Setup of ember:
==> flow/design.v (excerpt) <==
module cfg_test_top(
    input clk ,
    input rstn ,
    input        [32 - 1 : 0] addr         ,
    input        [32 - 1 : 0] wdata        ,
    output       [32 - 1 : 0] rdata        ,
    output                    rdata_vld    ,
    input                     wr           ,
    input                     rd            
);
==> flow/config.mk <==
export PLATFORM = sky130hd
export DESIGN_NAME = cfg_test_top
export DESIGN_NICKNAME = cfg_test_top
export VERILOG_FILES = /design/flow/design.v
export SDC_FILE = /design/flow/constraint.sdc
export NUM_CORES = 4
export LEC_CHECK = 0
export CAP_MARGIN = 35
export CELL_PAD_IN_SITES_DETAIL_PLACEMENT = 1
export CORE_ASPECT_RATIO = 0.53
export CORE_MARGIN = 2
export CORE_UTILIZATION = 36
export HOLD_SLACK_MARGIN = 0.06
export MAX_ROUTING_LAYER = met4
export PLACE_DENSITY_LB_ADDON = 0.03
export SETUP_SLACK_MARGIN = -0.1
export SLEW_MARGIN = 20
==> flow/constraint.sdc <==
create_clock -name core_clock -period 2.21 [get_ports {clk}]
set_input_delay 0.4420 -clock core_clock [delete_from_list [all_inputs] [get_ports {clk}]]
set_output_delay 0.4420 -clock core_clock [all_outputs]
set_load 0.01 [all_outputs]
run.sh (not shown) runs the stock make flow with config.mk's settings and CLKGATE_MAP_FILE=.
Status ember: flow complete, layout not clean - negative setup slack
Changes in fjord relative to ember:
# ember
export LEC_CHECK = 0
export CAP_MARGIN = 35
export CELL_PAD_IN_SITES_DETAIL_PLACEMENT = 1
export CORE_ASPECT_RATIO = 0.53
export CORE_MARGIN = 2
export CORE_UTILIZATION = 36
export HOLD_SLACK_MARGIN = 0.06
export MAX_ROUTING_LAYER = met4
export PLACE_DENSITY_LB_ADDON = 0.03
export SETUP_SLACK_MARGIN = -0.1
export SLEW_MARGIN = 20
create_clock -name core_clock -period 2.21 [get_ports {clk}]
# fjord
export LEC_CHECK = 0
export ABC_AREA = 1
export CAP_MARGIN = 20
export CORE_MARGIN = 2
export CORE_UTILIZATION = 70
export CTS_CLUSTER_DIAMETER = 222
export SLEW_MARGIN = 20
create_clock -name core_clock -period 1.99 [get_ports {clk}]
## What came out
| number of cells in Yosys stat | lower: ember |
fjord: all stages done; final checks FAILED (negative setup slack).
Maximum fanout along the worst path came out lower on fjord than on ember.
Diff ember -> fjord | number of signal-net buffers in the layout | decrease of 20%
A origin of the worst setup path of cfg_test_u0.cnt[17] is what ember shows, while cfg_test_u0.cnt[13] belongs to fjord.
Input changes introduced in indigo (baseline for comparison: fjord):
# fjord
export LEC_CHECK = 0
export ABC_AREA = 1
export CAP_MARGIN = 20
export CORE_MARGIN = 2
export CORE_UTILIZATION = 70
export CTS_CLUSTER_DIAMETER = 222
export SLEW_MARGIN = 20
create_clock -name core_clock -period 1.99 [get_ports {clk}]
# indigo
export LEC_CHECK = 0
export ABC_AREA = 1
export CAP_MARGIN = 20
export CORE_MARGIN = 2
export CORE_UTILIZATION = 72
export PLACE_DENSITY_LB_ADDON = 0.2
export SETUP_SLACK_MARGIN = 1.15
export SLEW_MARGIN = 20
export TNS_END_PERCENT = 5
create_clock -name core_clock -period 4.38 [get_ports {clk}]
--- outcome ---
indigo went all the way through synthesis, placement and routing and the layout is clean on timing, DRC and antenna.
indigo reports a lower wire length than fjord does.
Average routed wire per standard cell ended up about 4.4% lower on indigo than on fjord.
indigo vs fjord, buffering stage count on the worst path with inverters included went down by 2.
Number of filler cells placed in the layout (lower): fjord
Diff indigo and fjord: tap cell count higher in fjord
--- input diff indigo..lagoon ---
# indigo
export LEC_CHECK = 0
export ABC_AREA = 1
export CAP_MARGIN = 20
export CORE_MARGIN = 2
export CORE_UTILIZATION = 72
export PLACE_DENSITY_LB_ADDON = 0.2
export SETUP_SLACK_MARGIN = 1.15
export SLEW_MARGIN = 20
export TNS_END_PERCENT = 5
create_clock -name core_clock -period 4.38 [get_ports {clk}]
# lagoon
export LEC_CHECK = 0
export CAP_MARGIN = 20
export CORE_MARGIN = 2
export CORE_UTILIZATION = 40
export SLEW_MARGIN = 20
create_clock -name core_clock -period 3.58 [get_ports {clk}]
### Flow results
Looking at fraction of the cycle the final worst path needs, lagoon sits 13 points higher than indigo does.
Clock-buffer cell count came out higher on lagoon than on indigo.
Fmax: lagoon above indigo
Routability congestion estimate came out lower on lagoon than on indigo.
indigo reports its largest power group as registers while lagoon reports the clock network.
Pin slew with the least headroom to its limit on lagoon is up relative to indigo.
lagoon vs indigo, aggregate global-route resource usage went down by 18 points.
Summary of the comparison: final cell count is lower in lagoon, relative to indigo.
On portion of the post-synthesis area used by sequential elements: lagoon sits above indigo.
lagoon has routing usage on met3 below what indigo had.
Overall power of the completed layout grows by more than a quarter when moving from indigo to lagoon.

* * *

Starting RTL as in the previous note.
Settings: LEC_CHECK=0, CAP_MARGIN=20, CORE_MARGIN=2, CORE_UTILIZATION=72, CTS_CLUSTER_SIZE=15, PLACE_DENSITY_LB_ADDON=0.27, SLEW_MARGIN=20; clock period 2.28 ns.
The starting point finished but failed the layout checks on negative setup slack.
Rerun with:
==> flow/config.mk (replaced) <==
export PLATFORM = sky130hd
export DESIGN_NAME = cfg_test_top
export DESIGN_NICKNAME = cfg_test_top
export VERILOG_FILES = /design/flow/design.v
export SDC_FILE = /design/flow/constraint.sdc
export NUM_CORES = 4
export LEC_CHECK = 0
export ABC_AREA = 1
export CAP_MARGIN = 10
export CELL_PAD_IN_SITES_DETAIL_PLACEMENT = 2
export CELL_PAD_IN_SITES_GLOBAL_PLACEMENT = 1
export CORE_ASPECT_RATIO = 0.96
export CORE_MARGIN = 3
export CORE_UTILIZATION = 60
export CTS_CLUSTER_SIZE = 27
export GPL_ROUTABILITY_DRIVEN = 0
export GPL_TIMING_DRIVEN = 0
export MAX_ROUTING_LAYER = met4
export SETUP_SLACK_MARGIN = 0.72
export SLEW_MARGIN = 5
==> flow/constraint.sdc (replaced) <==
create_clock -name core_clock -period 3.45 [get_ports {clk}]
set_input_delay 0.6900 -clock core_clock [delete_from_list [all_inputs] [get_ports {clk}]]
set_output_delay 0.6900 -clock core_clock [all_outputs]
set_load 0.01 [all_outputs]
What happened: With this change the flow stopped in 3_1_place_gp_skip_io. Die area came out higher by 31%. Synthesized cell count rose by 29%. Synthesized area rose by 7.7%.
Rerun with:
==> flow/config.mk (replaced) <==
export PLATFORM = sky130hd
export DESIGN_NAME = cfg_test_top
export DESIGN_NICKNAME = cfg_test_top
export VERILOG_FILES = /design/flow/design.v
export SDC_FILE = /design/flow/constraint.sdc
export NUM_CORES = 4
export LEC_CHECK = 0
export ABC_AREA = 1
export CAP_MARGIN = 20
export CORE_ASPECT_RATIO = 1.43
export CORE_MARGIN = 2
export CORE_UTILIZATION = 65
export PLACE_DENSITY_LB_ADDON = 0.01
export SLEW_MARGIN = 20
==> flow/constraint.sdc (replaced) <==
create_clock -name core_clock -period 3.51 [get_ports {clk}]
set_input_delay 0.7020 -clock core_clock [delete_from_list [all_inputs] [get_ports {clk}]]
set_output_delay 0.7020 -clock core_clock [all_outputs]
set_load 0.01 [all_outputs]
The changed run finished clean. Die area drops by roughly a tenth. Area after synthesis is unchanged. Synthesized cell count is unchanged.
Rerun with:
--- a/flow/config.mk
+++ b/flow/config.mk
@@ -6,9 +6,8 @@
 export NUM_CORES = 4
 export LEC_CHECK = 0
-export ABC_AREA = 1
 export CAP_MARGIN = 20
-export CORE_ASPECT_RATIO = 1.43
 export CORE_MARGIN = 2
-export CORE_UTILIZATION = 65
-export PLACE_DENSITY_LB_ADDON = 0.01
+export CORE_UTILIZATION = 40
+export PLACE_DENSITY = 0.76
+export SETUP_SLACK_MARGIN = 0.76
 export SLEW_MARGIN = 20
==> flow/constraint.sdc (replaced) <==
create_clock -name core_clock -period 5.0 [get_ports {clk}]
set_input_delay 1.0000 -clock core_clock [delete_from_list [all_inputs] [get_ports {clk}]]
set_output_delay 1.0000 -clock core_clock [all_outputs]
set_load 0.01 [all_outputs]
Outcome:
- non-clock buffer count increases by 1
- core utilization decreases by 27 points
- wire length decreases by about 5%
- die area increases by about 50%
- power decreases by about 27%
- design area decreases by about 5%
- setup slack gains 1.1 ns
- global-route usage decreases by 15 points
- cell count decreases by 15%
Rerun with:
--- a/flow/config.mk
+++ b/flow/config.mk
@@ -7,7 +7,11 @@
 export LEC_CHECK = 0
 export CAP_MARGIN = 20
+export CORE_ASPECT_RATIO = 0.93
 export CORE_MARGIN = 2
-export CORE_UTILIZATION = 40
-export PLACE_DENSITY = 0.76
-export SETUP_SLACK_MARGIN = 0.76
-export SLEW_MARGIN = 20
+export CORE_UTILIZATION = 60
+export CTS_CLUSTER_SIZE = 46
+export GPL_TIMING_DRIVEN = 0
+export MAX_ROUTING_LAYER = met4
+export PLACE_DENSITY_LB_ADDON = 0.22
+export SETUP_SLACK_MARGIN = 0.72
+export SLEW_MARGIN = 25
==> flow/constraint.sdc (replaced) <==
create_clock -name core_clock -period 3.45 [get_ports {clk}]
set_input_delay 0.6900 -clock core_clock [delete_from_list [all_inputs] [get_ports {clk}]]
set_output_delay 0.6900 -clock core_clock [all_outputs]
set_load 0.01 [all_outputs]
After rerunning:
- worst hold slack hardly moves
- routed wire length went up by 4.5%
- synthesized area does not change
- via count increases by 5.4%
- global-route usage rose by 15 points
- final area increases by 0.89%
- die area fell by 33%
- cell count is lower by 1.3%
- sequential cell count does not change
- sequential share of layout area goes down by 0.33 points
Rerun with:
==> flow/config.mk (replaced) <==
export PLATFORM = sky130hd
export DESIGN_NAME = cfg_test_top
export DESIGN_NICKNAME = cfg_test_top
export VERILOG_FILES = /design/flow/design.v
export SDC_FILE = /design/flow/constraint.sdc
export NUM_CORES = 4
export LEC_CHECK = 0
export ABC_AREA = 0
export CAP_MARGIN = 15
export CORE_MARGIN = 2
export CORE_UTILIZATION = 72
export CTS_CLUSTER_SIZE = 32
export GPL_ROUTABILITY_DRIVEN = 0
export HOLD_SLACK_MARGIN = 0.3
export SETUP_SLACK_MARGIN = -0.19
export SLEW_MARGIN = 20
==> flow/constraint.sdc (replaced) <==
create_clock -name core_clock -period 2.06 [get_ports {clk}]
set_input_delay 0.4120 -clock core_clock [delete_from_list [all_inputs] [get_ports {clk}]]
set_output_delay 0.4120 -clock core_clock [all_outputs]
set_load 0.01 [all_outputs]
This time the run produced a layout that fails on negative setup slack.
Wire length climbs by 6.1%.
Total power climbs by 67%.
Setup slack got worse by 1.0 ns.
Area after synthesis is unchanged.
Global-route usage climbs by 8.3 points.
Core utilization climbs by 20 points.
Synthesized cell count is unchanged.
Sequential power climbs by 67%.
Final area climbs by 7.2%.
Fmax climbs by 14%.

* * *

## job 843
The RTL this note starts from:
==> flow/design.v <==
module cfg_count_stat  #(
    parameter DATA_WIDTH = 1 
)(
    input                     clk,
    input                     rstn,
    input                     rd_count_mode,      
    input                     sample_mode,        
    input                     rd,
    input    [DATA_WIDTH-1:0] data_in,
    input                     data_in_vld,
    input                     wr,                 
    input    [31:0]           wr_data,
    output  reg [31:0]        data_out 
);
reg [31:0] data_tmp;
reg  data_in_r;
always @ (posedge clk)
begin
    if (!rstn)
        data_in_r <= 0;
    else
        data_in_r <= data_in;
end
always @ (posedge clk)
begin
    if (!rstn)
        data_out <= 0;
    else if(rd)begin
        if (sample_mode)
            if (data_in_vld)
                data_out <= data_tmp + data_in;
            else
                data_out <= data_tmp;
        else
            data_out <= data_tmp ;
    end
end
always @ (posedge clk)
begin
    if (!rstn)
        data_tmp <= 0;
    else if (wr)
        data_tmp <= wr_data;
    else if(data_in_vld)begin
        case ({rd,rd_count_mode,sample_mode})
        3'b000: data_tmp <= data_tmp + (data_in && !data_in_r);
        3'b001: data_tmp <= data_tmp + data_in;
        3'b010: data_tmp <= data_tmp + (data_in && !data_in_r);
        3'b011: data_tmp <= data_tmp + data_in;
        3'b100: data_tmp <= 0; 
        3'b101: data_tmp <= 0;
        3'b110: data_tmp <= data_tmp + (data_in && !data_in_r);
        3'b111: data_tmp <= data_tmp + data_in;
        endcase
    end
    else if (rd && !rd_count_mode) begin
        data_tmp <= 0;
    end
end
endmodule
module cfg#(
    parameter ADDR_WIDTH = 32,
    parameter DATA_WIDTH = 32
)(
    input                             clk          ,
    input                             rstn         ,
    input        [ADDR_WIDTH - 1 : 0] addr         ,
    input        [DATA_WIDTH - 1 : 0] wdata        ,
    output  reg  [DATA_WIDTH - 1 : 0] rdata        ,
    output  reg                       rdata_vld    ,
    input                             wr           ,
    input                             rd           ,
    output  reg  [DATA_WIDTH - 1 : 0] addr_0_2     ,
    output  reg  [DATA_WIDTH - 1 : 0] addr_0_3     ,
    output  reg  [DATA_WIDTH - 1 : 0] addr_0_4     ,
    output  reg  [DATA_WIDTH - 1 : 0] addr_1_0     ,
    output  reg  [DATA_WIDTH - 1 : 0] addr_1_1     ,
    output  reg  [DATA_WIDTH - 1 : 0] addr_1_2     ,
    output  reg  [DATA_WIDTH - 1 : 0] addr_1_3     ,
    output  reg  [DATA_WIDTH - 1 : 0] addr_1_4     ,
    input        [DATA_WIDTH - 1 : 0] addr_2_0     ,
    input        [DATA_WIDTH - 1 : 0] addr_2_1     ,
    input        [DATA_WIDTH - 1 : 0] addr_2_2     ,
    input        [DATA_WIDTH - 1 : 0] addr_2_3      
);
localparam  RD_COUNT_MODE_0   = 6'h0  ;   
localparam  SAMPLE_MODE_0   = 6'h1  ;   
localparam  ADDR_0_2   = 6'h2  ;   
localparam  ADDR_0_3   = 6'h3  ;   
localparam  ADDR_0_4   = 6'h4  ;   
localparam  ADDR_1_0   = 6'h10  ;   
localparam  ADDR_1_1   = 6'h11  ;   
localparam  ADDR_1_2   = 6'h12  ;   
localparam  ADDR_1_3   = 6'h13  ;   
localparam  ADDR_1_4   = 6'h14  ;   
localparam  ADDR_2_0   = 6'h20  ;   
localparam  ADDR_2_1   = 6'h21  ;   
localparam  ADDR_2_2   = 6'h22  ;   
localparam  ADDR_2_3   = 6'h23  ;   
reg rd_count_mode;
reg sample_mode;
reg rdata_vld_r ;
reg rd_r;
reg [31:0]  addr_r;
reg [DATA_WIDTH - 1 : 0] addr_2_3_cnt;      
always @ (posedge clk)
begin
    rd_r <= rd ;
    addr_r   <= addr ;
end
always @ (posedge clk)
begin
    rdata_vld_r <= rd ;
    rdata_vld   <= rdata_vld_r ;
end
always @ (posedge clk)
begin
    if (!rstn)begin
        rd_count_mode  <= 1'h0 ;
        sample_mode  <= 1'h0 ;
        addr_0_2  <= 32'h0 ;
        addr_0_3  <= 32'h0 ;
        addr_0_4  <= 32'h0 ;
        addr_1_0  <= 32'h0 ;
        addr_1_1  <= 32'h0 ;
        addr_1_2  <= 32'h0 ;
        addr_1_3  <= 32'h0 ;
        addr_1_4  <= 32'h0 ;
    end
    else if (wr) begin
        case (addr[5:0])
            RD_COUNT_MODE_0 :
                rd_count_mode <= wdata[0] ;
            SAMPLE_MODE_0 :
                sample_mode <= wdata[0] ;
            ADDR_0_2 :
                addr_0_2 <= wdata ;
            ADDR_0_3 :
                addr_0_3 <= wdata ;
            ADDR_0_4 :
                addr_0_4 <= wdata ;
            ADDR_1_0 :
                addr_1_0 <= wdata ;
            ADDR_1_1 :
                addr_1_1 <= wdata ;
            ADDR_1_2 :
                addr_1_2 <= wdata ;
            ADDR_1_3 :
                addr_1_3 <= wdata ;
            ADDR_1_4 :
                addr_1_4 <= wdata ;
        endcase
    end
end
always @ (posedge clk)
begin
    if (!rstn) begin
        rdata <= 32'b0;
    end
    else if (rd_r) begin
        case (addr_r[5:0])
            RD_COUNT_MODE_0:
                rdata <= {31'b0,rd_count_mode};
            SAMPLE_MODE_0:
                rdata <= {31'b0,sample_mode};
            ADDR_0_2:
                rdata <= addr_0_2;
            ADDR_0_3:
                rdata <= addr_0_3;
            ADDR_0_4:
                rdata <= addr_0_4;
            ADDR_1_0:
                rdata <= addr_1_0;
            ADDR_1_1:
                rdata <= addr_1_1;
            ADDR_1_2:
                rdata <= addr_1_2;
            ADDR_1_3:
                rdata <= addr_1_3;
            ADDR_1_4:
                rdata <= addr_1_4;
            ADDR_2_0:
                rdata <= addr_2_0;
            ADDR_2_1:
                rdata <= addr_2_1;
            ADDR_2_2:
                rdata <= addr_2_2;
            ADDR_2_3:
                rdata <= addr_2_3_cnt;
            default :
                rdata <= 32'hf0f0f0f0;
        endcase
    end
end
wire addr_2_3_rd;
assign addr_2_3_rd = (addr[5:0] == ADDR_2_3 ) ? rd : 1'b0;
cfg_count_stat  addr_2_3_stat(
    .clk(clk),
    .rstn(rstn),
    .rd_count_mode(rd_count_mode),
    .sample_mode(sample_mode),
    .rd(addr_2_3_rd),
    .data_in(addr_2_3[0]),
    .data_in_vld(1'b1),
    .wr(wr && (addr[5:0] == ADDR_2_3)),
    .wr_data(wdata),
    .data_out(addr_2_3_cnt) 
);
endmodule
module cfg_test#(
    parameter DATA_WIDTH = 32
)(
    input clk,
    input rstn,
    input        [DATA_WIDTH - 1 : 0] in_0_2     ,
    input        [DATA_WIDTH - 1 : 0] in_0_3     ,
    input        [DATA_WIDTH - 1 : 0] in_0_4     ,
    input        [DATA_WIDTH - 1 : 0] in_1_0     ,
    input        [DATA_WIDTH - 1 : 0] in_1_1     ,
    input        [DATA_WIDTH - 1 : 0] in_1_2     ,
    input        [DATA_WIDTH - 1 : 0] in_1_3     ,
    input        [DATA_WIDTH - 1 : 0] in_1_4     ,
    output       [DATA_WIDTH - 1 : 0] out_2_0     ,
    output       [DATA_WIDTH - 1 : 0] out_2_1     ,
    output       [DATA_WIDTH - 1 : 0] out_2_2     ,
    output       [DATA_WIDTH - 1 : 0] out_2_3      
);
reg [18:0] cnt;
reg [31:0] reg_0_2;
reg [31:0] reg_2_0;
assign out_2_1 = 1'b1;
assign out_2_2 = 1'b0;
assign out_2_0 = reg_2_0;
always @ (posedge clk)
begin
    if (!rstn)
        reg_0_2 <= 0;
    else
        reg_0_2 <= in_0_2;
end
always @ (posedge clk)
begin
    if (!rstn)
        reg_2_0 <= 0;
    else
        reg_2_0 <= reg_0_2 + 1;
end
always @ (posedge clk)
begin
    if (!rstn)
        cnt <= 0;
    else 
        cnt <= cnt +1;
end
assign out_2_3 = (cnt <100) ? 1'b0 :1'b1;
endmodule
module cfg_test_top(
    input clk ,
    input rstn ,
    input        [32 - 1 : 0] addr         ,
    input        [32 - 1 : 0] wdata        ,
    output       [32 - 1 : 0] rdata        ,
    output                    rdata_vld    ,
    input                     wr           ,
    input                     rd            
);
wire [31:0] in_0_2   ;
wire [31:0] in_0_3   ;
wire [31:0] in_0_4   ;
wire [31:0] in_1_0   ;
wire [31:0] in_1_1   ;
wire [31:0] in_1_2   ;
wire [31:0] in_1_3   ;
wire [31:0] in_1_4   ;
wire [31:0] out_2_0  ;
wire [31:0] out_2_1  ;
wire [31:0] out_2_2  ;
wire [31:0] out_2_3  ;
cfg_test cfg_test_u0(
    .clk        ( clk       ),
    .rstn       ( rstn      ),
    .in_0_2     ( in_0_2    ),
    .in_0_3     ( in_0_3    ),
    .in_0_4     ( in_0_4    ),
    .in_1_0     ( in_1_0    ),
    .in_1_1     ( in_1_1    ),
    .in_1_2     ( in_1_2    ),
    .in_1_3     ( in_1_3    ),
    .in_1_4     ( in_1_4    ),
    .out_2_0    ( out_2_0   ),
    .out_2_1    ( out_2_1   ),
    .out_2_2    ( out_2_2   ),
    .out_2_3    ( out_2_3   )  
);
cfg cfg_u0(
    .clk          (clk         ),
    .rstn         (rstn        ),
    .addr         (addr        ),
    .wdata        (wdata       ),
    .rdata        (rdata       ),
    .rdata_vld    (rdata_vld   ),
    .wr           (wr          ),
    .rd           (rd          ),
    .addr_0_2     (in_0_2     ),
    .addr_0_3     (in_0_3     ),
    .addr_0_4     (in_0_4     ),
    .addr_1_0     (in_1_0     ),
    .addr_1_1     (in_1_1     ),
    .addr_1_2     (in_1_2     ),
    .addr_1_3     (in_1_3     ),
    .addr_1_4     (in_1_4     ),
    .addr_2_0     (out_2_0    ),
    .addr_2_1     (out_2_1    ),
    .addr_2_2     (out_2_2    ),
    .addr_2_3     (out_2_3    ) 
);
endmodule
clock: 3.88 ns
lec_check: 0
cap_margin: 20
core_margin: 2
core_utilization: 66
slew_margin: 20
Here is what was changed in the inputs of job 3880 compared with job 843.
Settings: putting CTS_CLUSTER_DIAMETER at 331 where nothing was set; putting SETUP_SLACK_MARGIN at 1.09 where nothing was set; swapping 66 for 40 in CORE_UTILIZATION; putting GPL_ROUTABILITY_DRIVEN at 0 where nothing was set; putting CELL_PAD_IN_SITES_DETAIL_PLACEMENT at 1 where nothing was set; swapping 3.88 for 5.0 in the clock period (ns, I/O delays scaled along).
## What came out
The run showing the greater wire length on met1 is job 3880.
A timing startpoint of the critical path of cfg_test_u0.cnt[5]$_SDFF_PN0_ is what job 843 shows, while cfg_u0.addr_r[3]$_DFF_P_ belongs to job 3880.
Higher leakage power of the design among job 3880 and job 843: job 843
Compared with job 843, job 3880 ends up with more cell area.
Number of cells traversed by the worst register-to-register path for job 3880: 3 down relative to job 843
Taking job 843 as the reference, in job 3880 final-layout clock buffer total rose 2, fraction of met2 tracks used by global routing fell 15 points, total wire length rose 17%, die extent in y rose 28%.
--- input diff job 3880..job 1804 ---
Settings: removing CELL_PAD_IN_SITES_DETAIL_PLACEMENT (formerly 1); removing CTS_CLUSTER_DIAMETER (formerly 331); removing GPL_ROUTABILITY_DRIVEN (formerly 0); removing SETUP_SLACK_MARGIN (formerly 1.09); changing CORE_UTILIZATION from 40 to 70; changing the clock period (ns, I/O delays scaled along) from 5.0 to 2.28.
### Flow results
- Job 1804 vs. job 3880: cell count along the critical path +2; sum of negative setup slack -0.33 ns.
- Job 1804 finished all stages; layout check result: FAIL, due to negative setup slack.
- Looking only at final critical-path required period, and setting everything else aside, the lower value of job 3880 and job 1804 goes to job 1804.
- Job 1804 vs. job 3880: power went up about 110%; non-clock buffer count has increased; via count went up by 4.9%.
- Summary — diode insertion count for antenna repair, job 1804 relative to job 3880: higher, by 1.
- Compared with job 3880, job 1804 ends up with more cell area.
- Relative to job 3880, hold slack has decreased by 0.015 ns in job 1804.
- Going from job 3880 to job 1804, the power density of the placed cells was found to have gone up by about 100%.
--- input diff job 1804..job 5415 ---
Settings: SETUP_SLACK_MARGIN newly set to -0.34; CORE_UTILIZATION changed from 70 to 72; CTS_CLUSTER_SIZE newly set to 78; ABC_AREA newly set to 1; the clock period (ns, I/O delays scaled along) changed from 2.28 to 3.54.
==> results <==
- Every stage of the flow completed for job 5415, and the final layout passed the timing, DRC and antenna checks.
- Against job 1804 as the reference, job 5415 delivers a higher tally of non-filler cells in the final layout.
- Job 5415 vs. job 1804: tap cell count went up by about 11%.
- Looking only at global router's overall resource usage, and setting everything else aside, the lower value of job 5415 and job 1804 goes to job 5415.
- Job 5415 reports a lower average via count per standard cell than job 1804 does.
- [compare] base=job 1804 new=job 5415: worst endpoint data arrival time has increased; power density of the placed cells dropped 34%; post-detailed-routing wire length increased by about 2.3% relative to the old numbers.
Power figures rest on the tool's default switching activity, not on a simulated workload.
